**design.v**
```verilog
module alu_top (
    input             clk,
    input      [7:0]  a,
    input      [7:0]  b,
    input      [3:0]  sel,
    output reg [15:0] out
);
    reg  [7:0]  a_q, b_q;
    reg  [3:0]  sel_q;
    wire [15:0] alu_out;
    always @(posedge clk) begin
        a_q   <= a;
        b_q   <= b;
        sel_q <= sel;
        out   <= alu_out;
    end
    alu u_alu (.a(a_q), .b(b_q), .sel(sel_q), .out(alu_out));
endmodule

`timescale 1ns / 1ps
module alu(
    input [7:0] a,b,
    input [3:0] sel,
    output reg [15:0] out
    );
    always@(*)
        begin
            case(sel)
                4'b0000 : out=a+b;
                4'b0001 : out=a+1;
                4'b0010 : out=a-b;
                4'b0011 : out=a*b;
                4'b0100 : out=(b==0) ? 16'd0 : a/b;
                4'b0101 : out=(b==0) ? 16'd0 : a%b;
                4'b0110 : out=a&b;
                4'b0111 : out=a|b;
                4'b1000 : out=~(a&b);
                4'b1001 : out=~(a|b);
                4'b1010 : out=a^b;
                default: out=0;
            endcase        
        end    
endmodule
```
**run.sh**
```bash
#!/bin/bash
# the make line also repeats each setting of config.mk as NAME=value (left out here)
make -C /OpenROAD-flow-scripts/flow DESIGN_CONFIG=/design/flow/config.mk WORK_HOME=/design/flow/orfs CLKGATE_MAP_FILE= finish
```
**config.mk**
```make
export PLATFORM = sky130hd
export DESIGN_NAME = alu_top
export DESIGN_NICKNAME = alu_top
export VERILOG_FILES = /design/flow/design.v
export SDC_FILE = /design/flow/constraint.sdc
export NUM_CORES = 4
export LEC_CHECK = 0
export CAP_MARGIN = 20
export CORE_MARGIN = 2
export CORE_UTILIZATION = 72
export CTS_CLUSTER_DIAMETER = 391
export CTS_CLUSTER_SIZE = 100
export PLACE_DENSITY = 0.41
export SETUP_SLACK_MARGIN = 1.6
export SLEW_MARGIN = 20
export TNS_END_PERCENT = 5
```
**constraint.sdc**
```tcl
create_clock -name core_clock -period 17.3 [get_ports {clk}]
set_input_delay 3.4600 -clock core_clock [delete_from_list [all_inputs] [get_ports {clk}]]
set_output_delay 3.4600 -clock core_clock [all_outputs]
set_load 0.01 [all_outputs]
```
==> notes.md, run 1 <==
run metrics: status stopped before the end, Exit stage detailed placement, First Err Error: detail_place.tcl, 38 bad optional access, Die X 125 microns, ys async rst share 0%, post-synthesis cell area 10,500 sq um, top cells, area ha_1, fa_1, dfxtp_1, nor2_1, xnor2_1, port buffer count 36, Post-synth EDFFs 0, die y size 125 microns, Warnings, synthesis 2, floorplan core density 73.0%, Top cell area share 20.2%, largest family of logic cells by area adder cells, core area 14,400 sq um, syn avg cell area 7.61 sq um, yosys aoi share 26.9%, yosys xor share 5.57%, count of cell types in the netlist 100, Core Rows 44, cell total in the yosys stat output 1,384, Top Ports 37, Seq cells post-synth 36, Synth area leader ha_1, post-synthesis simple-gate area fraction 23.2%, most used flip-flop cell dfxtp_1, Adder Area Share 27.6%, dominant cell by count in the synthesized netlist ha_1, Post-synth seq share 6.84%, GP Congestion 1.01, Post-Synthesis Cells 1,384, mux share 4.53%, Die Size 15,600 sq um, Yosys Chip Area 10,500 sq um, synth cell count leaders ha_1, nor2_1, nand2_1
[per-stage QoR]
step / hold slack, ps / worst slack (ps)
floorplan: 555 / -9410
global placement: 684 / -8210
==> run 2: changes to the inputs <==
Settings changed: ABC_AREA set to 1, CORE_UTILIZATION 72 to 70, CTS_CLUSTER_DIAMETER 391 to 197, CTS_CLUSTER_SIZE 100 to 74, HOLD_SLACK_MARGIN set to -0.08, PLACE_DENSITY 0.41 to not set, PLACE_DENSITY_LB_ADDON set to 0.18, SETUP_SLACK_MARGIN 1.6 to 5.0.
Clock period 17.3 ns to 20.4 ns, I/O delays scaled along.
==> notes.md, run 2 <==
run metrics: placed cells 2,157, Die X 127 microns (+1.3%), yosys aoi share 15.0% (-12 points), Warnings, synthesis 2 (unchanged), Post-synth EDFFs 0 (unchanged), Adder Area Share 27.7% (+0.053 points), status stopped before the end, port buffer count 36 (unchanged), ys async rst share 0% (unchanged), Post-synth seq share 6.86% (+0.013 points), post-synthesis simple-gate area fraction 32.4% (+9.2 points), First Err [ERROR DPL-0038] Utilization greater than 100%, impossible to legalize, Top Ports 37 (unchanged), post-synthesis cell area 10,500 sq um (-0.19%), Synth area leader ha_1, largest family of logic cells by area simple AND/OR/NAND/NOR gates, Post-Synthesis Cells 1,607 (+16%), Exit stage clock tree synthesis, Seq cells post-synth 36 (unchanged), top cells, area ha_1, nand2_1, inv_1, fa_1, dfxtp_1, most used flip-flop cell dfxtp_1, dominant cell by count in the synthesized netlist nand2_1, yosys xor share 5.50% (-0.073 points), syn avg cell area 6.54 sq um (-14%), core area 14,600 sq um (+1.1%), count of cell types in the netlist 62 (-38%), synth cell count leaders nand2_1, inv_1, ha_1, Die Size 16,000 sq um (+2.6%), floorplan core density 72.1% (-0.96 points), GP Congestion 1.09 (+7.9%), cell total in the yosys stat output 1,607 (+16%), Top cell area share 20.2% (+0.038 points), die y size 127 microns (+1.3%), DP HPWL 35.8 mm, mux share 0% (-4.5 points), Post-Place Cell Area 13,800 sq um, Core Rows 44 (unchanged), Yosys Chip Area 10,500 sq um (-0.19%)
## run 2: through the flow
stage | hold WS [ps] | setup slack (ps) | util (%)
after detailed placement | 696 | -4750 | 94.6
after global placement | 692 | -1770 | 94.6
after floorplan | 633 | -2990 | -
==> run 3: changes to the inputs <==
Settings changed: ABC_AREA 1 to not set, CAP_MARGIN 20 to 15, CELL_PAD_IN_SITES_GLOBAL_PLACEMENT set to 0, CORE_ASPECT_RATIO set to 0.79, CORE_UTILIZATION 70 to 65, CTS_CLUSTER_DIAMETER 197 to not set, CTS_CLUSTER_SIZE 74 to not set, HOLD_SLACK_MARGIN -0.08 to not set, PLACE_DENSITY_LB_ADDON 0.18 to not set, SETUP_SLACK_MARGIN 5.0 to 2.94, SLEW_MARGIN 20 to 40, TNS_END_PERCENT 5 to 60.
Clock period 20.4 ns to 16.5 ns, I/O delays scaled along.
==> notes.md, run 3 <==
run metrics: status stopped before the end, Exit stage clock tree synthesis, First Err [ERROR DPL-0038] Utilization greater than 100%, impossible to legalize, Post-synth EDFFs 0 (unchanged), Top cell area share 20.2% (-0.038 points), GP Congestion 0.968 (-11%), mux share 4.53% (+4.5 points), synth cell count leaders ha_1, nor2_1, nand2_1, Yosys Chip Area 10,500 sq um (+0.19%), Die Size 17,200 sq um (+7.7%), DP HPWL 35.3 mm (-1.4%), post-synthesis cell area 10,500 sq um (+0.19%), Seq cells post-synth 36 (unchanged), Post-Synthesis Cells 1,384 (-14%), die y size 117 microns (-7.4%), count of cell types in the netlist 100 (+61%), port buffer count 36 (unchanged), Post-Place Cell Area 14,600 sq um (+5.9%), ys async rst share 0% (unchanged), Post-synth seq share 6.84% (-0.013 points), core area 15,900 sq um (+9.0%), yosys xor share 5.57% (+0.073 points), largest family of logic cells by area adder cells, post-synthesis simple-gate area fraction 23.2% (-9.2 points), floorplan core density 66.2% (-5.8 points), most used flip-flop cell dfxtp_1, Adder Area Share 27.6% (-0.053 points), Top Ports 37 (unchanged), top cells, area ha_1, fa_1, dfxtp_1, nor2_1, xnor2_1, Die X 147 microns (+16%), Warnings, synthesis 2 (unchanged), cell total in the yosys stat output 1,384 (-14%), dominant cell by count in the synthesized netlist ha_1, yosys aoi share 26.9% (+12 points), Synth area leader ha_1, syn avg cell area 7.61 sq um (+16%), Core Rows 41 (-6.8%)
## run 3: metrics by stage
stage / setup WS, ps / cells / hold slack [ps]
after floorplan: -10030 / 1391 / 548
after global placement: -9060 / 2024 / 690
after detailed placement: -10900 / 2024 / 734
==> run 4: changes to the inputs <==
Settings changed: CAP_MARGIN 15 to 20, CELL_PAD_IN_SITES_GLOBAL_PLACEMENT 0 to not set, CORE_ASPECT_RATIO 0.79 to not set, CORE_UTILIZATION 65 to 71, CTS_CLUSTER_SIZE set to 18, HOLD_SLACK_MARGIN set to -0.08, PLACE_DENSITY_LB_ADDON set to 0.18, SETUP_SLACK_MARGIN 2.94 to not set, SLEW_MARGIN 40 to 20, TNS_END_PERCENT 60 to 5.
Clock period 16.5 ns to 26.9 ns, I/O delays scaled along.
==> notes.md, run 4 <==
run results: clk buf depth 2, count of cell types in the netlist 100 (unchanged), min Tclk post-route 29,190 ps, dominant cell by count in the synthesized netlist ha_1, syn avg cell area 7.61 sq um (unchanged), Num CTS Buffers 5, Yosys Chip Area 10,500 sq um (unchanged), largest net degree at the start of global routing 29, synth cell count leaders ha_1, nor2_1, nand2_1, Crit path buffers/inverters 7, Critical Path End Type flop, post-synthesis cell area 10,500 sq um (unchanged), iteration-0 DRC count of the detailed router 2,519, CTS sink cnt 36, DP HPWL 26.3 mm (-26%), DR vias 13,500, Top Ports 37 (unchanged), Hold Fails Final Rpt 0, most used flip-flop cell dfxtp_1, RSZ-0062 raised after global routing yes, Synth area leader ha_1, relative slew slack 25.8%, die y size 126 microns (+7.4%), crit share post-route 108%, mux share 4.53% (unchanged), Reg2Reg Depth 140, post-route ant nets 0, tool warning count 46, Max-Cap Viols 0, DRC violations left 0, number of fill cells 592, Post-synth EDFFs 0 (unchanged), Final Util 90.1%, yosys aoi share 26.9% (unchanged), vias in the first global route 11,800, Top cell area share 20.2% (unchanged), placed cells 1,642 (-19%), GRT overflow 0, TritonRoute pass-1 iters 10, post-synthesis simple-gate area fraction 23.2% (unchanged), drt via density 7.82, worst hold margin 781 ps, Sequential cell area 729 sq um, R2R Setup Slk -2290 ps, final setup violation count 16, Layout Skew 11.3 ps, Stages on worst setup path 140, port buffer count 36 (unchanged), Clock Pin Slew Worst Setup and Hold Paths 80 ps, Core Rows 44 (+7.3%), ys async rst share 0% (unchanged), Seq cells post-synth 36 (unchanged), CP required 27,040 ps, Warnings, synthesis 2 (unchanged), GP Congestion 1.02 (+5.9%), Root Driver clkbuf_16, worst r2r src b_q[7]$_DFF_P_, fin worst setup slack -2290 ps, Crit path largest cell delay 560 ps, Post-Synthesis Cells 1,384 (unchanged), CP delay by family, top AND-OR/OR-AND gates, CTS H-Tree Depth 2, core area 14,500 sq um (-8.6%), Final nets 1,776, cell total in the yosys stat output 1,384 (unchanged), Total GRT Usage 43.5%, Failed Checks setup timing, DR WL/cell 26.0 microns, Hold Crit Endpoint out[0]$_DFF_P_, Hold WC Path Type flop to flop, largest family of logic cells by area adder cells, Critical Path AT 29,330 ps, Max Slew Vio Count 0, Die Size 15,800 sq um (-8.2%), worst-path fanout max 7, Hold Startpoint sel_q[0]$_DFF_P_, yosys xor share 5.57% (unchanged), Gate Area 10,100 sq um, CTS tree built, Worst Hold Depth 3, initial antenna violation count 1, worst r2r dst out[14]$_DFF_P_, Setup crit end out[14]$_DFF_P_, Worst Tran Pin Value 1110 ps, hold buffer count at cts 0, CP startpoint b_q[7]$_DFF_P_, Critical Path Source Type flop, pre-CTS setup slack -1090 ps (+9810 ps), top cells, area ha_1, fa_1, dfxtp_1, nor2_1, xnor2_1, CP max stage cell or4_1, critical path class flop to flop, CP dominant cell by count o21a_1, Post-synth seq share 6.84% (unchanged), status failed layout checks, total wire length 45.1 mm, global-route wire length before repair 57.1 mm, Non-Filler Instances 1,732, fmax 34.3 MHz, Latency at later pin 300 ps, Die X 126 microns (-15%), floorplan core density 72.5% (+6.2 points), P&R area growth vs syn 24.4%, Adder Area Share 27.6% (unchanged)
-- run 4: layer usage --
layer	vias up	GRT usage (%)	part of all wire [%]
li1	5420	-	-
met1	5983	54.3	32
met2	1535	71.5	41
met3	601	6.84	16
met4	0	24.8	11
met5	-	0	0
-- run 4: cell type report --
cell class	instances	area share, %
sequential	36	5.57
timing repair buffer	187	11.6
inverter	98	2.88
tap	184	1.76
multi-input combinational	1218	76.8
antenna	1	0.0191
clock inverter	3	0.353
clock buffer	5	0.955
-- run 4: repair_timing --
item                       CTS  global route
resized                     20            92
setup endpoints to repair   16            16
buffers inserted            28            52
cloned                       1             0
pin swaps                   22            93
-- run 4: stage by stage --
step                TNS, ps  instance area (sq um)
finish               -33660                  13100
global route         -38690                  13100
CTS                       0                  12300
detailed placement   -13540                  11800
global placement       -243                  11800
floorplan                 0                  10900
==> run 5: changes to the inputs <==
Settings changed: CORE_UTILIZATION 71 to 65, CTS_CLUSTER_SIZE 18 to 89, PLACE_DENSITY_LB_ADDON 0.18 to not set, SETUP_SLACK_MARGIN set to 4.74.
Clock period 26.9 ns to 17.1 ns, I/O delays scaled along.
==> notes.md, run 5 <==
run metrics: status stopped before the end, Exit stage global routing, First Err [ERROR GRT-0116] Global routing finished with congestion. Check the congestion regions in the DRC Viewer., GP Congestion 0.991 (-3.3%), cell total in the yosys stat output 1,384 (unchanged), Core Rows 46 (+4.5%), Adder Area Share 27.6% (unchanged), Post-synth EDFFs 0 (unchanged), Yosys Chip Area 10,500 sq um (unchanged), Warnings, synthesis 2 (unchanged), GRT overflow 128, Synth area leader ha_1, mux share 4.53% (unchanged), Top cell area share 20.2% (unchanged), hold buffer count at cts 0 (unchanged), largest family of logic cells by area adder cells, synth cell count leaders ha_1, nor2_1, nand2_1, most used flip-flop cell dfxtp_1, count of cell types in the netlist 100 (unchanged), yosys aoi share 26.9% (unchanged), Root Driver clkbuf_16, yosys xor share 5.57% (unchanged), top cells, area ha_1, fa_1, dfxtp_1, nor2_1, xnor2_1, placed cells 2,015 (+23%), port buffer count 36 (unchanged), CTS H-Tree Depth 2 (unchanged), dominant cell by count in the synthesized netlist ha_1, Post-synth seq share 6.84% (unchanged), Seq cells post-synth 36 (unchanged), Die Size 17,200 sq um (+8.9%), post-synthesis simple-gate area fraction 23.2% (unchanged), CTS sink cnt 36 (unchanged), core area 15,900 sq um (+9.3%), post-synthesis cell area 10,500 sq um (unchanged), Post-Synthesis Cells 1,384 (unchanged), Die X 131 microns (+4.4%), floorplan core density 66.3% (-6.2 points), DP HPWL 33.7 mm (+28%), Num CTS Buffers 5 (unchanged), clk buf depth 2 (unchanged), die y size 131 microns (+4.4%), syn avg cell area 7.61 sq um (unchanged), Total GRT Usage 79.2%, Top Ports 37 (unchanged), ys async rst share 0% (unchanged)
-- run 5: what timing repair did --
action / in CTS
cloned: 0
resized: 59
pin swaps: 63
buffers inserted: 71
setup endpoints to repair: 16
-- run 5: through the flow --
stage / util, % / setup WS, ps / cell area (sq um)
3_3_place_gp: 90.9 / -8640 / 14400
2_1_floorplan: - / -9610 / 10900
4_1_cts: 97.0 / -9280 / 15400
3_5_place_dp: 90.9 / -10150 / 14400
-- run 5: metal layers --
layer / GRT usage, % / overflow
met3: 60.2 / 2
met1: 77.6 / 1
met5: 14.3 / 0
met4: 87.7 / 53
met2: 98.1 / 72
==> run 6: changes to the inputs <==
Settings changed: CORE_UTILIZATION 65 to 54, CTS_CLUSTER_SIZE 89 to not set, HOLD_SLACK_MARGIN -0.08 to not set, SETUP_SLACK_MARGIN 4.74 to not set, TNS_END_PERCENT 5 to not set.
Clock period 17.1 ns to 26.1 ns, I/O delays scaled along.
==> notes.md, run 6 <==
run results: Die Size 20,600 sq um (+20%), drt via density 6.19, Top cell area share 20.2% (unchanged), RSZ-0062 raised after global routing yes, Synth area leader ha_1, CTS H-Tree Depth 2 (unchanged), CP delay by family, top AND-OR/OR-AND gates, fin worst setup slack -259 ps, DP HPWL 28.1 mm (-17%), Layout Skew 12.2 ps, Final nets 1,832, Hold Fails Final Rpt 0, ys async rst share 0% (unchanged), largest family of logic cells by area adder cells, DR WL/cell 19.9 microns, Worst Hold Depth 3, Max Slew Vio Count 0, Non-Filler Instances 1,868, Hold WC Path Type flop to flop, Post-synth seq share 6.84% (unchanged), Failed Checks setup timing, global-route wire length before repair 57.4 mm, iteration-0 DRC count of the detailed router 1,006, total wire length 37.2 mm, Worst Tran Pin Value 1090 ps, synth cell count leaders ha_1, nor2_1, nand2_1, vias in the first global route 10,700, Max-Cap Viols 0, CP required 26,260 ps, TritonRoute pass-1 iters 5, CTS sink cnt 36 (unchanged), hold buffer count at cts 0 (unchanged), post-synthesis simple-gate area fraction 23.2% (unchanged), min Tclk post-route 26,360 ps, CTS tree built, die y size 144 microns (+9.4%), CP startpoint b_q[6]$_DFF_P_, core area 19,300 sq um (+21%), DR vias 11,600, Post-synth EDFFs 0 (unchanged), largest net degree at the start of global routing 29, relative slew slack 26.3%, port buffer count 36 (unchanged), initial antenna violation count 0, Reg2Reg Depth 139, Warnings, synthesis 2 (unchanged), count of cell types in the netlist 100 (unchanged), floorplan core density 54.7% (-12 points), tool warning count 49, cell total in the yosys stat output 1,384 (unchanged), P&R area growth vs syn 31.5%, worst-path fanout max 7, GP Congestion 0.987 (-0.39%), yosys xor share 5.57% (unchanged), Crit path buffers/inverters 7, R2R Setup Slk -260 ps, Yosys Chip Area 10,500 sq um (unchanged), Seq cells post-synth 36 (unchanged), Root Driver clkbuf_16, yosys aoi share 26.9% (unchanged), Post-Synthesis Cells 1,384 (unchanged), Clock Pin Slew Worst Setup and Hold Paths 70 ps, fmax 37.9 MHz, critical path class flop to flop, Die X 144 microns (+9.4%), clk buf depth 2 (unchanged), ANT cells 0, syn avg cell area 7.61 sq um (unchanged), Hold Crit Endpoint out[0]$_DFF_P_, Num CTS Buffers 5 (unchanged), final setup violation count 16, Stages on worst setup path 139, post-route ant nets 0, Adder Area Share 27.6% (unchanged), crit share post-route 101%, Setup crit end out[6]$_DFF_P_, Core Rows 51 (+11%), most used flip-flop cell dfxtp_1, Critical Path Source Type flop, mux share 4.53% (unchanged), Critical Path End Type flop, Crit path largest cell delay 530 ps, Total GRT Usage 35.3%, placed cells 1,782 (-12%), Hold Startpoint sel_q[0]$_DFF_P_, DRC violations left 0, status failed layout checks, post-synthesis cell area 10,500 sq um (unchanged), Latency at later pin 300 ps, Top Ports 37 (unchanged), CP dominant cell by count o21a_1, worst r2r dst out[6]$_DFF_P_, GRT overflow 0, CP max stage cell or4_4, worst r2r src b_q[6]$_DFF_P_, Critical Path AT 26,520 ps, dominant cell by count in the synthesized netlist ha_1, top cells, area ha_1, fa_1, dfxtp_1, nor2_1, xnor2_1
## run 6: metrics by stage
step | hold slack (ps) | setup TNS (ps) | worst slack, ps | util, % | cell area, sq um
detailed placement | 722 | -12800 | -936 | 64.7 | 12500
global route | 765 | -21720 | -1430 | 71.9 | 13800
finish | 755 | -3040 | -259 | 71.9 | 13800
floorplan | 548 | -5250 | -426 | - | 11100
CTS | 740 | 0 | 0.641 | 67.8 | 13100
global placement | 714 | -5050 | -480 | 64.7 | 12500
## run 6: final cells by class
cell class	count	area, sq um
sequential	36	727
tap	265	332
clock inverter	3	41.3
fill	1584	5420
timing repair buffer	244	1980
multi-input combinational	1217	10300
inverter	98	377
clock buffer	5	125
## run 6: timing repair
item / in CTS / in global routing
setup buffers: 29 / 49
gates cloned: 0 / 1
setup endpoints to repair: 16 / 16
hold endpoints to repair: 0 / 0
pin swaps: 42 / 75
resized: 40 / 85
## run 6: routing by layer
metal | GRT usage (%) | vias to the layer above | part of all wire (%)
li1 | - | 5528 | -
met2 | 58.0 | 417 | 46
met3 | 3.00 | 70 | 7.0
met1 | 50.4 | 5551 | 45
met4 | 7.43 | 0 | 2.5
met5 | 0 | - | 0
==> run 7: changes to the inputs <==
Settings changed: ABC_AREA set to 1, CAP_MARGIN 20 to 15, CELL_PAD_IN_SITES_DETAIL_PLACEMENT set to 2, CELL_PAD_IN_SITES_GLOBAL_PLACEMENT set to 0, CORE_ASPECT_RATIO set to 0.86, CORE_MARGIN 2 to 6, CORE_UTILIZATION 54 to 70, CTS_CLUSTER_DIAMETER set to 335, GPL_ROUTABILITY_DRIVEN set to 0, GPL_TIMING_DRIVEN set to 1, HOLD_SLACK_MARGIN set to 0.28, PLACE_DENSITY set to 0.53, SETUP_SLACK_MARGIN set to 5.0, SLEW_MARGIN 20 to 40, TNS_END_PERCENT set to 45.
Clock period 26.1 ns to 45.0 ns, I/O delays scaled along.
==> notes.md, run 7 <==
run metrics: status stopped before the end, Exit stage detailed placement, First Err [ERROR DPL-0033] detailed placement checks failed during check placement., Die X 144 microns (+0.34%), die y size 126 microns (-13%), Top Ports 37 (unchanged), post-synthesis cell area 10,500 sq um (-0.19%), Seq cells post-synth 36 (unchanged), count of cell types in the netlist 62 (-38%), largest family of logic cells by area simple AND/OR/NAND/NOR gates, Die Size 18,100 sq um (-12%), yosys aoi share 15.0% (-12 points), most used flip-flop cell dfxtp_1, cell total in the yosys stat output 1,607 (+16%), Warnings, synthesis 2 (unchanged), syn avg cell area 6.54 sq um (-14%), dominant cell by count in the synthesized netlist nand2_1, mux share 0% (-4.5 points), Top cell area share 20.2% (+0.038 points), Post-synth seq share 6.86% (+0.013 points), core area 14,300 sq um (-26%), Post-synth EDFFs 0 (unchanged), Synth area leader ha_1, top cells, area ha_1, nand2_1, inv_1, fa_1, dfxtp_1, yosys xor share 5.50% (-0.073 points), floorplan core density 73.4% (+19 points), ys async rst share 0% (unchanged), Post-Synthesis Cells 1,607 (+16%), Core Rows 40 (-22%), Yosys Chip Area 10,500 sq um (-0.19%), port buffer count 36 (unchanged), synth cell count leaders nand2_1, inv_1, ha_1, Adder Area Share 27.7% (+0.053 points), post-synthesis simple-gate area fraction 32.4% (+9.2 points)
run 7: through the flow:
step	cells
2_1_floorplan	1614
3_3_place_gp	1816
==> run 8: changes to the inputs <==
Settings changed: CAP_MARGIN 15 to 20, CELL_PAD_IN_SITES_DETAIL_PLACEMENT 2 to not set, CELL_PAD_IN_SITES_GLOBAL_PLACEMENT 0 to 2, CORE_ASPECT_RATIO 0.86 to 1.15, CORE_MARGIN 6 to 3, CORE_UTILIZATION 70 to 33, CTS_CLUSTER_DIAMETER 335 to not set, GPL_ROUTABILITY_DRIVEN 0 to not set, GPL_TIMING_DRIVEN 1 to 0, HOLD_SLACK_MARGIN 0.28 to 0.29, PLACE_DENSITY 0.53 to 0.38, SETUP_SLACK_MARGIN 5.0 to 1.94, SLEW_MARGIN 40 to 20, TNS_END_PERCENT 45 to not set.
Clock period 45.0 ns to 40.2 ns, I/O delays scaled along.
==> notes.md, run 8 <==
run results: status finished clean, cts repair resizes 0, CP dominant cell by count nand2_1, Crit path largest cell delay 440 ps, pre-CTS setup slack 9490 ps, largest net degree at the start of global routing 21, Post-synth EDFFs 0 (unchanged), Post-synth seq share 6.86% (unchanged), floorplan core density 33.7% (-40 points), top cells, area ha_1, nand2_1, inv_1, fa_1, dfxtp_1, initial antenna violation count 0, number of fill cells 3,477, yosys aoi share 15.0% (unchanged), Stages on worst setup path 193, Hold Startpoint sel_q[2]$_DFF_P_, Top Ports 37 (unchanged), iteration-0 DRC count of the detailed router 427, port buffer count 36 (unchanged), worst r2r dst out[11]$_DFF_P_, Critical Path End Type flop, Reg2Reg Depth 193, fmax 32.9 MHz, Adder Area Share 27.7% (unchanged), final setup violation count 0, cell total in the yosys stat output 1,607 (unchanged), Worst Tran Pin Value 902 ps, total wire length 33.2 mm, Core Rows 69 (+73%), ANT cells 0, Worst Hold Depth 4, Setup crit end out[11]$_DFF_P_, vias in the first global route 9,766, post-synthesis simple-gate area fraction 32.4% (unchanged), Root Driver clkbuf_16, relative slew slack 39.8%, Hold WC Path Type flop to flop, post-synthesis cell area 10,500 sq um (unchanged), clk buf depth 2, Hold Fails Final Rpt 0, die y size 197 microns (+57%), Max-Cap Viols 0, Post-Synthesis Cells 1,607 (unchanged), post-CTS setup buffers 0, syn avg cell area 6.54 sq um (unchanged), count of cell types in the netlist 62 (unchanged), CTS H-Tree Depth 2, RSZ-0062 raised after global routing no, Hold Crit Endpoint out[0]$_DFF_P_, synth cell count leaders nand2_1, inv_1, ha_1, Post-Place Cell Area 11,400 sq um, TritonRoute pass-1 iters 6, CTS tree built, Final nets 1,887, crit share post-route 75.7%, worst-path fanout max 10, CP max stage cell nand3_1, final instance area 11,600 sq um, CTS sink cnt 36, CP required 40,440 ps, ys async rst share 0% (unchanged), Layout Skew 21.8 ps, critical path class flop to flop, DRC violations left 0, CP startpoint a_q[1]$_DFF_P_, Seq cells post-synth 36 (unchanged), R2R Setup Slk 9760 ps, GRT overflow 0, DP HPWL 27.8 mm, most used flip-flop cell dfxtp_1, min Tclk post-route 30,440 ps, DR vias 10,000, Max Slew Vio Count 0, Latency at later pin 310 ps, Yosys Chip Area 10,500 sq um (unchanged), post-route ant nets 0, P&R area growth vs syn 10.3%, drt via density 4.80, mux share 0% (unchanged), core area 31,200 sq um (+120%), Top cell area share 20.2% (unchanged), dominant cell by count in the synthesized netlist nand2_1, setup tns final 0 ps, Die Size 34,000 sq um (+88%), Crit path buffers/inverters 31, yosys xor share 5.50% (unchanged), Clock Pin Slew Worst Setup and Hold Paths 80 ps, Warnings, synthesis 2 (unchanged), worst r2r src a_q[1]$_DFF_P_, hold buffer count at cts 0, largest family of logic cells by area simple AND/OR/NAND/NOR gates, Critical Path AT 30,680 ps, tool warning count 47, fin worst setup slack 9760 ps, DR WL/cell 15.9 microns, GP Congestion 0.846, global-route wire length before repair 53.0 mm, Synth area leader ha_1, Total GRT Usage 19.9%, Num CTS Buffers 5, Die X 172 microns (+20%), CP delay by family, top simple AND/OR/NAND/NOR gates, Critical Path Source Type flop
run 8: metal layers:
layer	vias to the layer above	share of wire (%)	GRT usage, %
li1	5285	-	-
met1	4600	48	27.0
met2	111	48	34.9
met3	16	2.4	1.26
met4	0	1.2	3.58
met5	-	0	0
run 8: cell type report:
class | instances | area [sq um] | area share [%]
multi-input combinational | 1248 | 8500 | 73.3
clock inverter | 3 | 42.5 | 0.367
tap | 426 | 533 | 4.59
timing repair buffer | 36 | 360 | 3.11
clock buffer | 5 | 125 | 1.08
inverter | 298 | 1120 | 9.66
sequential | 36 | 721 | 6.21
buffer | 32 | 193 | 1.66
run 8: per-stage QoR:
stage	hold WS (ps)	std cells	util (%)
after floorplan	633	1614	-
after global placement	732	2076	36.7
after detailed placement	710	2076	36.7
after CTS	733	2084	37.2
after global routing	789	2084	37.2
final	727	2084	37.2
==> run 9: changes to the inputs <==
Settings changed: ABC_AREA 1 to not set, CELL_PAD_IN_SITES_GLOBAL_PLACEMENT 2 to not set, CORE_ASPECT_RATIO 1.15 to not set, CORE_MARGIN 3 to 2, CORE_UTILIZATION 33 to 70, CTS_CLUSTER_DIAMETER set to 186, CTS_CLUSTER_SIZE set to 93, GPL_TIMING_DRIVEN 0 to not set, HOLD_SLACK_MARGIN 0.29 to not set, PLACE_DENSITY 0.38 to 0.44, SETUP_SLACK_MARGIN 1.94 to not set.
Clock period 40.2 ns to 29.1 ns, I/O delays scaled along.
==> notes.md, run 9 <==
run results: clk buf depth 2 (unchanged), Layout Skew 11.8 ps (-9.96 ps), floorplan core density 71.9% (+38 points), Adder Area Share 27.6% (-0.053 points), Warnings, synthesis 2 (unchanged), CP dominant cell by count o21a_1, Seq cells post-synth 36 (unchanged), most used flip-flop cell dfxtp_1, crit share post-route 97.4% (+22 points), total wire length 35.8 mm (+8.0%), R2R Setup Slk 750 ps (-9010 ps), largest net degree at the start of global routing 29 (+38%), Core Rows 44 (-36%), Max Slew Vio Count 0 (unchanged), worst r2r src b_q[0]$_DFF_P_, fmax 35.3 MHz (+7.4%), yosys xor share 5.57% (+0.073 points), min Tclk post-route 28,350 ps (-2090 ps), DRC violations left 0 (unchanged), Synth area leader ha_1, Latency at later pin 300 ps (about the same), Num CTS Buffers 5 (unchanged), Critical Path Source Type flop, Hold Crit Endpoint out[0]$_DFF_P_, Crit path buffers/inverters 7 (-77%), Die Size 16,000 sq um (-53%), Top cell area share 20.2% (-0.038 points), Hold WC Path Type flop to flop, syn avg cell area 7.61 sq um (+16%), Max-Cap Viols 0 (unchanged), Setup crit end out[6]$_DFF_P_, Non-Filler Instances 1,691 (-19%), Final nets 1,736 (-8.0%), CP required 29,250 ps (-11,190 ps), core area 14,600 sq um (-53%), critical path class flop to flop, status finished clean, placed cells 1,636 (-21%), DP HPWL 25.7 mm (-7.5%), CP startpoint b_q[0]$_DFF_P_, Critical Path AT 28,500 ps (-2180 ps), CTS H-Tree Depth 2 (unchanged), Worst Tran Pin Value 1080 ps (+174 ps), relative slew slack 28.2% (-12 points), worst-path fanout max 12 (+2), yosys aoi share 26.9% (+12 points), Critical Path End Type flop, Crit path largest cell delay 510 ps (+70 ps), ANT cells 0 (unchanged), Post-Synthesis Cells 1,384 (-14%), Root Driver clkbuf_16, tool warning count 47 (unchanged), CTS tree built, Post-synth EDFFs 0 (unchanged), global-route wire length before repair 53.6 mm (+1.2%), post-route ant nets 0 (unchanged), TritonRoute pass-1 iters 8 (+2), Worst Hold Depth 3 (-1), post-synthesis simple-gate area fraction 23.2% (-9.2 points), synth cell count leaders ha_1, nor2_1, nand2_1, CTS sink cnt 36 (unchanged), DR vias 11,800 (+18%), post-synthesis cell area 10,500 sq um (+0.19%), die y size 127 microns (-36%), Total GRT Usage 41.0% (+21 points), P&R area growth vs syn 18.6%, final setup violation count 0 (unchanged), dominant cell by count in the synthesized netlist ha_1, DR WL/cell 21.2 microns (+33%), mux share 4.53% (+4.5 points), Top Ports 37 (unchanged), vias in the first global route 10,800 (+11%), Post-synth seq share 6.84% (-0.013 points), Reg2Reg Depth 143 (-26%), Stages on worst setup path 143 (-26%), drt via density 6.96 (+45%), ys async rst share 0% (unchanged), port buffer count 36 (unchanged), top cells, area ha_1, fa_1, dfxtp_1, nor2_1, xnor2_1, Die X 127 microns (-27%), CP max stage cell o41a_1, largest family of logic cells by area adder cells, Yosys Chip Area 10,500 sq um (+0.19%), GRT overflow 0 (unchanged), cell total in the yosys stat output 1,384 (-14%), worst r2r dst out[6]$_DFF_P_, initial antenna violation count 1 (+1), Clock Pin Slew Worst Setup and Hold Paths 70 ps (about the same), Hold Startpoint sel_q[0]$_DFF_P_, count of cell types in the netlist 100 (+61%), Hold Fails Final Rpt 0 (unchanged), iteration-0 DRC count of the detailed router 1,514 (+250%), CP delay by family, top AND-OR/OR-AND gates, GP Congestion 1.02 (+21%)
-- run 9: final cells by class --
| type | count | area (sq um) |
|---|---|---|
| fillers | 923 | 2160 |
| clock buffers | 5 | 125 |
| multi-input cells | 1218 | 9820 |
| flip-flops and latches | 36 | 723 |
| inverters | 98 | 373 |
| clock inverters | 3 | 18.8 |
| repair buffers | 147 | 1200 |
| well taps | 184 | 230 |
-- run 9: what timing repair did --
| item | CTS | global route |
|---|---|---|
| hold buffers | 0 | 0 |
| pin swaps | 3 | 45 |
| endpoints found under the hold margin | 0 | 0 |
| cloned | 0 | 2 |
| gates resized | 28 | 96 |
| buffers inserted | 2 | 43 |
| endpoints found under the setup margin | 16 | 16 |
-- run 9: layer usage --
layer,up-vias,part of all wire (%),global-route usage (%)
li1,5346,-,-
met1,5473,39,54.1
met2,760,44,67.7
met3,189,11,7.17
met4,0,5.4,14.8
met5,-,0,0
-- run 9: metrics by stage --
stage | worst slack [ps] | utilization [%] | instance area [sq um] | hold slack (ps) | setup TNS, ps
2_1_floorplan | 54.5 | - | 10600 | 555 | 0
3_3_place_gp | -731 | 78.4 | 11500 | 737 | -1480
3_5_place_dp | -1730 | 78.4 | 11500 | 736 | -16990
4_1_cts | 9.03 | 80.2 | 11700 | 743 | 0
5_1_grt | -784 | 85.3 | 12500 | 780 | -10500
6_report | 754 | 85.3 | 12500 | 752 | 0
==> run 10: changes to the inputs <==
Settings changed: CORE_UTILIZATION 70 to 65, CTS_CLUSTER_DIAMETER 186 to not set, CTS_CLUSTER_SIZE 93 to not set, PLACE_DENSITY 0.44 to not set.
Clock period 29.1 ns to 37.3 ns, I/O delays scaled along.
==> notes.md, run 10 <==
run results: critical path class flop to flop, CP max stage cell o21ai_0, Final Util 70.9% (-14 points), Hold WC Path Type flop to flop, Hold Crit Endpoint out[0]$_DFF_P_, Max-Cap Viols 0 (unchanged), Layout Skew 11.4 ps (-0.438 ps), worst r2r src b_q[0]$_DFF_P_, Max Slew Vio Count 0 (unchanged), CTS tree built, die y size 131 microns (+3.7%), TritonRoute pass-1 iters 9 (+1), Post-Synthesis Cells 1,384 (unchanged), Clock Pin Slew Worst Setup and Hold Paths 70 ps (about the same), Crit path buffers/inverters 3 (-4), drt via density 6.55 (-5.9%), crit share post-route 92.2% (-5.2 points), Num CTS Buffers 5 (unchanged), min Tclk post-route 34,400 ps (+6050 ps), post-synthesis cell area 10,500 sq um (unchanged), P&R area growth vs syn 6.94%, largest net degree at the start of global routing 29 (unchanged), hold buffer count at cts 0 (unchanged), syn avg cell area 7.61 sq um (unchanged), Total GRT Usage 36.4% (-4.6 points), CTS sink cnt 36 (unchanged), relative slew slack 33.2% (+5.0 points), DR vias 10,600 (-9.7%), final instance area 11,300 sq um (-9.8%), Adder Area Share 27.6% (unchanged), Seq cells post-synth 36 (unchanged), Critical Path End Type flop, floorplan core density 66.3% (-5.6 points), initial antenna violation count 0 (-1), CP startpoint b_q[0]$_DFF_P_, Die X 131 microns (+3.7%), Worst Tran Pin Value 988 ps (-88.6 ps), Warnings, synthesis 2 (unchanged), GP Congestion 0.965 (-5.5%), Stages on worst setup path 135 (-5.6%), port buffer count 36 (unchanged), most used flip-flop cell dfxtp_1, DR WL/cell 19.4 microns (-8.4%), worst-path fanout max 20 (+8), Top cell area share 20.2% (unchanged), GRT overflow 0 (unchanged), mux share 4.53% (unchanged), dominant cell by count in the synthesized netlist ha_1, Root Driver clkbuf_16, Synth area leader ha_1, yosys xor share 5.57% (unchanged), fmax 29.1 MHz (-18%), status finished clean, yosys aoi share 26.9% (unchanged), Post-Place Cell Area 11,100 sq um (-3.4%), Critical Path Source Type flop, core area 15,900 sq um (+8.5%), Yosys Chip Area 10,500 sq um (unchanged), worst hold margin 784 ps (+31.9 ps), post-synthesis simple-gate area fraction 23.2% (unchanged), post-route ant nets 0 (unchanged), largest family of logic cells by area adder cells, Top Ports 37 (unchanged), vias in the first global route 10,300 (-4.6%), Post-synth EDFFs 0 (unchanged), total wire length 31.5 mm (-12%), DP HPWL 24.8 mm (-3.4%), setup tns final 0 ps (unchanged), Worst Hold Depth 2 (-1), Core Rows 46 (+4.5%), tool warning count 47 (unchanged), RSZ-0062 raised after global routing no, CP required 37,440 ps (+8190 ps), worst r2r dst out[6]$_DFF_P_, Hold Fails Final Rpt 0 (unchanged), final setup violation count 0 (unchanged), ys async rst share 0% (unchanged), global-route wire length before repair 51.6 mm (-3.9%), ANT cells 0 (unchanged), synth cell count leaders ha_1, nor2_1, nand2_1, Latency at later pin 300 ps (about the same), Critical Path AT 34,540 ps (+6040 ps), Final nets 1,636 (-5.8%), CP delay by family, top AND-OR/OR-AND gates, Post-synth seq share 6.84% (unchanged), Reg2Reg Depth 135 (-5.6%), Crit path largest cell delay 580 ps (+70 ps), Hold Startpoint a_q[0]$_DFF_P_, Setup crit end out[6]$_DFF_P_, R2R Setup Slk 2900 ps (+2150 ps), count of cell types in the netlist 100 (unchanged), iteration-0 DRC count of the detailed router 918 (-39%), cell total in the yosys stat output 1,384 (unchanged), CTS H-Tree Depth 2 (unchanged), DRC violations left 0 (unchanged), Die Size 17,200 sq um (+7.4%), top cells, area ha_1, fa_1, dfxtp_1, nor2_1, xnor2_1, clk buf depth 2 (unchanged), CP dominant cell by count o21a_1
## run 10: timing repair
item | 4_1_cts | 5_1_grt
resized | 0 | 3
endpoints found under the setup margin | 0 | 16
buffers inserted | 0 | 0
hold endpoints to repair | 0 | 0
## run 10: final cells by class
| type | instances | area (sq um) |
|---|---|---|
| well taps | 216 | 270 |
| clock inverters | 3 | 42.5 |
| clock buffers | 5 | 125 |
| flip-flops and latches | 36 | 721 |
| inverters | 98 | 368 |
| multi-input cells | 1217 | 9290 |
| repair buffers | 48 | 450 |
| fillers | 1405 | 4620 |
## run 10: through the flow
stage	std cells	setup WS, ps
4_1_cts	1623	2600
3_3_place_gp	1615	3740
3_5_place_dp	1615	2730
6_report	1623	2900
2_1_floorplan	1391	7130
5_1_grt	1623	237
## run 10: layer usage
metal | track usage (%) | up-vias | wire length [microns]
li1 | - | 5154 | -
met1 | 47.1 | 4981 | 13700
met2 | 60.8 | 390 | 14400
met3 | 5.40 | 102 | 2100
met4 | 14.9 | 0 | 1350
met5 | 0 | - | 0
==> run 11: changes to the inputs <==
Settings changed: ABC_AREA set to 1, CORE_UTILIZATION 65 to 70, CTS_CLUSTER_DIAMETER set to 197, CTS_CLUSTER_SIZE set to 100, HOLD_SLACK_MARGIN set to -0.08, PLACE_DENSITY_LB_ADDON set to 0.28, SETUP_SLACK_MARGIN set to 5.0, TNS_END_PERCENT set to 5.
Clock period 37.3 ns to 26.9 ns, I/O delays scaled along.
==> notes.md, run 11 <==
run metrics: status stopped before the end, Exit stage global routing, First Err [ERROR GRT-0116] Global routing finished with congestion. Check the congestion regions in the DRC Viewer., CTS H-Tree Depth 2 (unchanged), post-synthesis cell area 10,500 sq um (-0.19%), Warnings, synthesis 2 (unchanged), Synth area leader ha_1, largest family of logic cells by area simple AND/OR/NAND/NOR gates, Adder Area Share 27.7% (+0.053 points), Total GRT Usage 70.7%, ys async rst share 0% (unchanged), core area 14,600 sq um (-8.2%), Post-synth seq share 6.86% (+0.013 points), die y size 127 microns (-3.6%), most used flip-flop cell dfxtp_1, synth cell count leaders nand2_1, inv_1, ha_1, Core Rows 44 (-4.3%), CTS sink cnt 36 (unchanged), GRT overflow 3, dominant cell by count in the synthesized netlist nand2_1, Top Ports 37 (unchanged), Yosys Chip Area 10,500 sq um (-0.19%), count of cell types in the netlist 62 (-38%), GP Congestion 1.02 (+5.4%), pre-CTS setup slack 361 ps (-2370 ps), post-synthesis simple-gate area fraction 32.4% (+9.2 points), port buffer count 36 (unchanged), Post-Synthesis Cells 1,607 (+16%), syn avg cell area 6.54 sq um (-14%), clk buf depth 2 (unchanged), top cells, area ha_1, nand2_1, inv_1, fa_1, dfxtp_1, Top cell area share 20.2% (+0.038 points), yosys aoi share 15.0% (-12 points), cell total in the yosys stat output 1,607 (+16%), yosys xor share 5.50% (-0.073 points), floorplan core density 72.1% (+5.8 points), Die X 127 microns (-3.6%), Die Size 16,000 sq um (-7.1%), hold buffer count at cts 0 (unchanged), mux share 0% (-4.5 points), Post-synth EDFFs 0 (unchanged), Num CTS Buffers 5 (unchanged), Root Driver clkbuf_16, DP HPWL 22.6 mm (-9.0%), Seq cells post-synth 36 (unchanged)
run 11: what timing repair did:
action	in CTS
buffers inserted	212
setup endpoints to repair	16
gates cloned	2
pin swaps	130
resized	155
run 11: metrics by stage:
step,area (sq um),instances,utilization (%)
3_5_place_dp,11200,1814,76.9
2_1_floorplan,10800,1614,-
4_1_cts,13600,2036,93.3
3_3_place_gp,11200,1814,76.9
run 11: layer usage:
layer / GRT overflow / global-route usage [%]
met1: 0 / 70.4
met2: 2 / 91.6
met3: 0 / 52.5
met4: 1 / 68.6
met5: 0 / 12.7
==> run 12: changes to the inputs <==
Settings changed: ABC_AREA 1 to 0, CAP_MARGIN 20 to 0, CELL_PAD_IN_SITES_GLOBAL_PLACEMENT set to 0, CORE_UTILIZATION 70 to 22, CTS_CLUSTER_DIAMETER 197 to not set, CTS_CLUSTER_SIZE 100 to not set, GPL_ROUTABILITY_DRIVEN set to 0, HOLD_SLACK_MARGIN -0.08 to not set, PLACE_DENSITY set to 0.73, PLACE_DENSITY_LB_ADDON 0.28 to not set, TNS_END_PERCENT 5 to not set.
Clock period 26.9 ns to 31.1 ns, I/O delays scaled along.
==> notes.md, run 12 <==
run results: Stages on worst setup path 143, Die X 223 microns (+76%), Crit path largest cell delay 520 ps, CP delay by family, top AND-OR/OR-AND gates, Adder Area Share 27.6% (-0.053 points), count of cell types in the netlist 100 (+61%), global-route track usage on met1 18.9%, cell total in the yosys stat output 1,384 (-14%), yosys xor share 5.57% (+0.073 points), die y size 223 microns (+76%), CTS tree built, Total GRT Usage 15.3%, core area 47,500 sq um (+230%), mux share 4.53% (+4.5 points), Hold Startpoint a_q[0]$_DFF_P_, DR vias 13,000, post-route ant nets 0, Num CTS Buffers 5 (unchanged), P&R area growth vs syn 43.6%, Crit path buffers/inverters 25, Final nets 1,893, gr busiest metal met2, largest family of logic cells by area adder cells, Die Size 49,600 sq um (+210%), CP max stage cell or4_1, worst-path fanout max 6, drt via density 5.69, Critical Path AT 27,860 ps, placed cells 2,014 (+11%), crit share post-route 89.0%, Post-synth seq share 6.84% (-0.013 points), Hold Crit Endpoint out[0]$_DFF_P_, Post-synth EDFFs 0 (unchanged), vias in the first global route 12,200, yosys aoi share 26.9% (+12 points), total wire length 44.2 mm, worst r2r src b_q[0]$_DFF_P_, GR met2 Demand/Resource 25.4%, CP dominant cell by count o21a_1, Worst Hold Depth 2, CP startpoint b_q[0]$_DFF_P_, Seq cells post-synth 36 (unchanged), CP required 31,270 ps, critical path class flop to flop, tool warning count 48, Post-Synthesis Cells 1,384 (-14%), Top cell area share 20.2% (-0.038 points), setup tns final 0 ps, ANT cells 0, fmax 36.1 MHz, status finished clean, syn avg cell area 7.61 sq um (+16%), final setup violation count 0, RSZ-0062 raised after global routing yes, worst r2r dst out[13]$_DFF_P_, Warnings, synthesis 2 (unchanged), CTS H-Tree Depth 2 (unchanged), ys async rst share 0% (unchanged), DP HPWL 25.9 mm (+15%), post-synthesis cell area 10,500 sq um (+0.19%), Synth area leader ha_1, synth cell count leaders ha_1, nor2_1, nand2_1, CTS sink cnt 36 (unchanged), Latency at later pin 320 ps, post-synthesis simple-gate area fraction 23.2% (-9.2 points), Critical Path Source Type flop, floorplan core density 22.2% (-50 points), dominant cell by count in the synthesized netlist ha_1, met3 Use GR 2.31%, Clock Pin Slew Worst Setup and Hold Paths 60 ps, clk buf depth 2 (unchanged), top cells, area ha_1, fa_1, dfxtp_1, nor2_1, xnor2_1, DR WL/cell 19.4 microns, TritonRoute pass-1 iters 7, Final Util 31.8%, Yosys Chip Area 10,500 sq um (+0.19%), R2R Setup Slk 3420 ps, Hold WC Path Type flop to flop, Root Driver clkbuf_16, Core Rows 80 (+82%), relative slew slack 33.2%, Worst Tran Pin Value 976 ps, pre-CTS setup slack 328 ps (-33.0 ps), fin worst setup slack 3420 ps, Layout Skew 25.2 ps, min Tclk post-route 27,680 ps, iteration-0 DRC count of the detailed router 1,493, GRT overflow 0, Max-Cap Viols 0, worst hold margin 878 ps, Max Slew Vio Count 0, port buffer count 36 (unchanged), Setup crit end out[13]$_DFF_P_, DRC violations left 0, Top Ports 37 (unchanged), global-route wire length before repair 62.5 mm, Non-Filler Instances 2,279, Reg2Reg Depth 143, Hold Fails Final Rpt 0, most used flip-flop cell dfxtp_1, initial antenna violation count 0, largest net degree at the start of global routing 29, Critical Path End Type flop
==> run 12: routing by layer <==
layer / part of all wire [%] / vias to the layer above
li1: - / 5676
met1: 37 / 6037
met2: 45 / 931
met3: 10 / 331
met4: 7.5 / 0
met5: 0 / -
==> run 12: layout make-up <==
type | count | area (sq um)
Clock buffer | 5 | 125
Timing Repair Buffer | 302 | 2420
Timing Repair inverter | 1 | 5.00
Fill cell | 4629 | 32400
Clock inverter | 3 | 18.8
Inverter | 98 | 377
Multi-Input combinational cell | 1219 | 10700
Sequential cell | 36 | 737
Tap cell | 615 | 769
==> run 12: timing repair <==
| item | CTS | global route |
|---|---|---|
| resized | 86 | 104 |
| hold buffers | 0 | 0 |
| setup endpoints to repair | 16 | 16 |
| buffers inserted | 193 | 61 |
| pin swaps | 113 | 109 |
| cloned | 3 | 0 |
==> run 12: stage by stage <==
stage	instance area (sq um)
floorplan	11100
global placement	12000
detailed placement	12000
CTS	14100
global route	15100
finish	15100
==> run 13: changes to the inputs <==
Settings changed: ABC_AREA 0 to not set, CAP_MARGIN 0 to 20, CELL_PAD_IN_SITES_GLOBAL_PLACEMENT 0 to not set, CORE_UTILIZATION 22 to 58, GPL_ROUTABILITY_DRIVEN 0 to not set, PLACE_DENSITY 0.73 to not set, SETUP_SLACK_MARGIN 5.0 to not set, TNS_END_PERCENT set to 5.
Clock period 31.1 ns to 24.7 ns, I/O delays scaled along.
==> notes.md, run 13 <==
run results: Max-Cap Viols 0 (unchanged), core area 17,900 sq um (-62%), mux share 4.53% (unchanged), CTS tree built, Setup crit end out[2]$_DFF_P_, Post-Place Cell Area 14,000 sq um (+16%), Critical Path AT 26,510 ps (-1350 ps), initial antenna violation count 0 (unchanged), iteration-0 DRC count of the detailed router 1,225 (-18%), Adder Area Share 27.6% (unchanged), Hold WC Path Type flop to flop, fin worst setup slack -1640 ps (-5050 ps), Root Driver clkbuf_16, CTS sink cnt 36 (unchanged), pre-CTS setup slack -1810 ps (-2140 ps), met3 wire length 2.68 mm (-41%), DR vias 12,300 (-5.4%), DR WL/cell 18.7 microns (-3.3%), CP required 24,870 ps (-6400 ps), final instance area 14,500 sq um (-4.0%), most used flip-flop cell dfxtp_1, TritonRoute pass-1 iters 7 (unchanged), ys async rst share 0% (unchanged), post-route ant nets 0 (unchanged), Reg2Reg Depth 140 (-2.1%), tool warning count 50 (+4.2%), Crit path buffers/inverters 7 (-72%), die y size 139 microns (-38%), CTS H-Tree Depth 2 (unchanged), post-synthesis cell area 10,500 sq um (unchanged), Top cell area share 20.2% (unchanged), RSZ-0062 raised after global routing yes, Seq cells post-synth 36 (unchanged), Worst Hold Depth 2 (unchanged), Post-Synthesis Cells 1,384 (unchanged), drt via density 6.13 (+7.7%), min Tclk post-route 26,340 ps (-1350 ps), Yosys Chip Area 10,500 sq um (unchanged), largest net degree at the start of global routing 29 (unchanged), dominant cell by count in the synthesized netlist ha_1, Post-synth EDFFs 0 (unchanged), worst r2r dst out[2]$_DFF_P_, crit share post-route 107% (+18 points), Synth area leader ha_1, Hold Fails Final Rpt 0 (unchanged), final setup violation count 16 (+16), fmax 38.0 MHz (+5.1%), DRC violations left 0 (unchanged), cell total in the yosys stat output 1,384 (unchanged), Total GRT Usage 38.9% (+24 points), DP HPWL 29.3 mm (+13%), Die X 139 microns (-38%), Post-synth seq share 6.84% (unchanged), ANT cells 0 (unchanged), Die Size 19,300 sq um (-61%), Final Util 81.1% (+49 points), Stages on worst setup path 140 (-2.1%), P&R area growth vs syn 37.8%, Hold Crit Endpoint out[0]$_DFF_P_, R2R Setup Slk -1640 ps (-5050 ps), yosys xor share 5.57% (unchanged), Critical Path Source Type flop, post-synthesis simple-gate area fraction 23.2% (unchanged), CP startpoint b_q[6]$_DFF_P_, GP Congestion 0.963, total wire length 37.5 mm (-15%), Top Ports 37 (unchanged), largest family of logic cells by area adder cells, Latency at later pin 290 ps (-30 ps), count of cell types in the netlist 100 (unchanged), max layer used met4, Hold Startpoint a_q[0]$_DFF_P_, wl on met1 15.9 mm (-2.8%), Warnings, synthesis 2 (unchanged), Final nets 2,002 (+5.8%), CP dominant cell by count o21a_1, yosys aoi share 26.9% (unchanged), worst-path fanout max 7 (+1), met2 WL 17.3 mm (-14%), Critical Path End Type flop, global-route wire length before repair 61.5 mm (-1.5%), Layout Skew 8.54 ps (-16.6 ps), clk buf depth 2 (unchanged), relative slew slack 34.1% (+0.85 points), CP max stage cell or4_4, status failed layout checks, floorplan core density 58.8% (+37 points), port buffer count 36 (unchanged), Max Slew Vio Count 0 (unchanged), CP delay by family, top AND-OR/OR-AND gates, GRT overflow 0 (unchanged), Crit path largest cell delay 540 ps (+20 ps), critical path class flop to flop, Clock Pin Slew Worst Setup and Hold Paths 60 ps (about the same), setup tns final -23,960 ps (-23,960 ps), Num CTS Buffers 5 (unchanged), worst hold margin 722 ps (-156 ps), vias in the first global route 12,500 (+2.9%), top cells, area ha_1, fa_1, dfxtp_1, nor2_1, xnor2_1, Core Rows 49 (-39%), syn avg cell area 7.61 sq um (unchanged), worst r2r src b_q[6]$_DFF_P_, Failed Checks setup timing, Worst Tran Pin Value 989 ps (+12.6 ps), synth cell count leaders ha_1, nor2_1, nand2_1
run 13: final cells by class:
class	instances	area, sq um
clock buffers	5	125
fillers	1294	3380
multi-input cells	1217	9790
inverters	98	377
well taps	229	287
repair buffers	414	3200
flip-flops and latches	36	724
clock inverters	3	18.8
run 13: metal layers:
metal,up-vias,GRT usage [%]
met5,-,0
met4,0,15.4
met3,113,5.32
met2,471,66.1
met1,5816,50.0
li1,5877,-
run 13: timing repair:
| action | 4_1_cts | 5_1_grt |
|---|---|---|
| endpoints found under the setup margin | 16 | 16 |
| pin swaps | 31 | 14 |
| setup buffers | 26 | 5 |
| resized | 28 | 20 |
| hold buffers | 0 | 0 |
run 13: stage by stage:
stage / cells
floorplan: 1391
global placement: 1963
detailed placement: 1963
CTS: 1997
global route: 2002
finish: 2002
==> run 14: changes to the inputs <==
Settings changed: ABC_AREA set to 1, CAP_MARGIN 20 to 15, CELL_PAD_IN_SITES_GLOBAL_PLACEMENT set to 3, CORE_ASPECT_RATIO set to 0.79, CORE_UTILIZATION 58 to 26, CTS_CLUSTER_DIAMETER set to 290, CTS_CLUSTER_SIZE set to 100, SLEW_MARGIN 20 to 0, TNS_END_PERCENT 5 to 10.
Clock period 24.7 ns to 19.3 ns, I/O delays scaled along.
==> notes.md, run 14 <==
run results: status failed layout checks, Failed Checks setup timing, DRC violations left 0 (unchanged), Root Driver clkbuf_16, Core Rows 65 (+33%), Yosys Chip Area 10,500 sq um (-0.19%), Post-Place Cell Area 14,800 sq um (+6.3%), GP Congestion 0.837 (-13%), TritonRoute pass-1 iters 5 (-2), Seq cells post-synth 36 (unchanged), pre-CTS setup slack -4630 ps (-2830 ps), crit share post-route 117% (+10 points), Setup crit end out[5]$_DFF_P_, post-synthesis cell area 10,500 sq um (-0.19%), Final Util 42.4% (-39 points), Warnings, synthesis 2 (unchanged), final setup violation count 16 (unchanged), dominant cell by count in the synthesized netlist nand2_1, Hold Startpoint sel_q[2]$_DFF_P_, post-route ant nets 0 (unchanged), Hold Fails Final Rpt 0 (unchanged), synth cell count leaders nand2_1, inv_1, ha_1, clk buf depth 2 (unchanged), Num CTS Buffers 5 (unchanged), ys async rst share 0% (unchanged), Post-Synthesis Cells 1,607 (+16%), largest net degree at the start of global routing 19 (-34%), Crit path largest cell delay 370 ps (-170 ps), Post-synth seq share 6.86% (+0.013 points), P&R area growth vs syn 61.1%, Top cell area share 20.2% (+0.038 points), Worst Hold Depth 4 (+2), iteration-0 DRC count of the detailed router 614 (-50%), DP HPWL 35.0 mm (+19%), worst-path fanout max 7 (unchanged), total wire length 43.3 mm (+16%), top cells, area ha_1, nand2_1, inv_1, fa_1, dfxtp_1, CTS H-Tree Depth 2 (unchanged), Max Slew Vio Count 0 (unchanged), Crit path buffers/inverters 29 (+22), Synth area leader ha_1, Critical Path AT 22,720 ps (-3790 ps), count of cell types in the netlist 62 (-38%), setup tns final -51,310 ps (-27,350 ps), mux share 0% (-4.5 points), Max-Cap Viols 0 (unchanged), cell total in the yosys stat output 1,607 (+16%), CP max stage cell dfxtp_4, syn avg cell area 6.54 sq um (-14%), critical path class flop to flop, Post-synth EDFFs 0 (unchanged), R2R Setup Slk -3260 ps (-1620 ps), drt via density 4.42 (-28%), Die Size 42,100 sq um (+120%), Die X 230 microns (+66%), die y size 183 microns (+32%), CP required 19,460 ps (-5410 ps), yosys aoi share 15.0% (-12 points), core area 39,900 sq um (+120%), Top Ports 37 (unchanged), CP delay by family, top AND-OR/OR-AND gates, hold buffer count at cts 0 (unchanged), yosys xor share 5.50% (-0.073 points), Hold Crit Endpoint out[0]$_DFF_P_, Final nets 2,402 (+20%), CP dominant cell by count nand2_2, Hold WC Path Type flop to flop, CP startpoint b_q[6]$_DFF_P_, CTS tree built, relative slew slack 34.2% (+0.066 points), CTS sink cnt 36 (unchanged), Adder Area Share 27.7% (+0.053 points), Non-Filler Instances 2,709 (+35%), worst r2r dst out[5]$_DFF_P_, RSZ-0062 raised after global routing yes, post-synthesis simple-gate area fraction 32.4% (+9.2 points), Critical Path Source Type flop, GRT overflow 0 (unchanged), ANT cells 0 (unchanged), placed cells 2,587 (+32%), Reg2Reg Depth 177 (+26%), Latency at later pin 300 ps (about the same), vias in the first global route 11,700 (-6.2%), most used flip-flop cell dfxtp_1, Worst Tran Pin Value 984 ps (-4.62 ps), largest family of logic cells by area simple AND/OR/NAND/NOR gates, floorplan core density 26.3% (-33 points), Clock Pin Slew Worst Setup and Hold Paths 70 ps (about the same), Critical Path End Type flop, DR vias 12,000 (-2.6%), fmax 44.3 MHz (+17%), Total GRT Usage 20.6% (-18 points), min Tclk post-route 22,560 ps (-3780 ps), tool warning count 50 (unchanged), port buffer count 36 (unchanged), Layout Skew 6.23 ps (-2.32 ps), global-route wire length before repair 67.2 mm (+9.2%), fin worst setup slack -3260 ps (-1620 ps), DR WL/cell 16.0 microns (-15%), final instance area 16,900 sq um (+17%), worst r2r src b_q[6]$_DFF_P_, Stages on worst setup path 177 (+26%), worst hold margin 752 ps (+30.0 ps), initial antenna violation count 0 (unchanged)
## run 14: layer usage
metal	track usage (%)	vias up	part of all wire (%)
met1	31.2	5516	54
met4	1.83	0	0.65
met3	1.63	18	2.1
met2	32.5	111	43
li1	-	6318	-
met5	0	-	0
## run 14: area by class of cell
cell class                      instances  area (sq um)
Fill cell                            4250         23000
Inverter                              298          1160
Clock inverter                          2          35.0
Sequential cell                        36           732
Timing Repair Buffer                  583          4540
Clock buffer                            6           129
Multi-Input combinational cell       1248          9670
Tap cell                              536           671
## run 14: what timing repair did
| item | CTS | global route |
|---|---|---|
| pin swaps | 89 | 169 |
| setup buffers | 72 | 40 |
| endpoints found under the setup margin | 16 | 16 |
| gates cloned | 1 | 0 |
| gates resized | 95 | 165 |
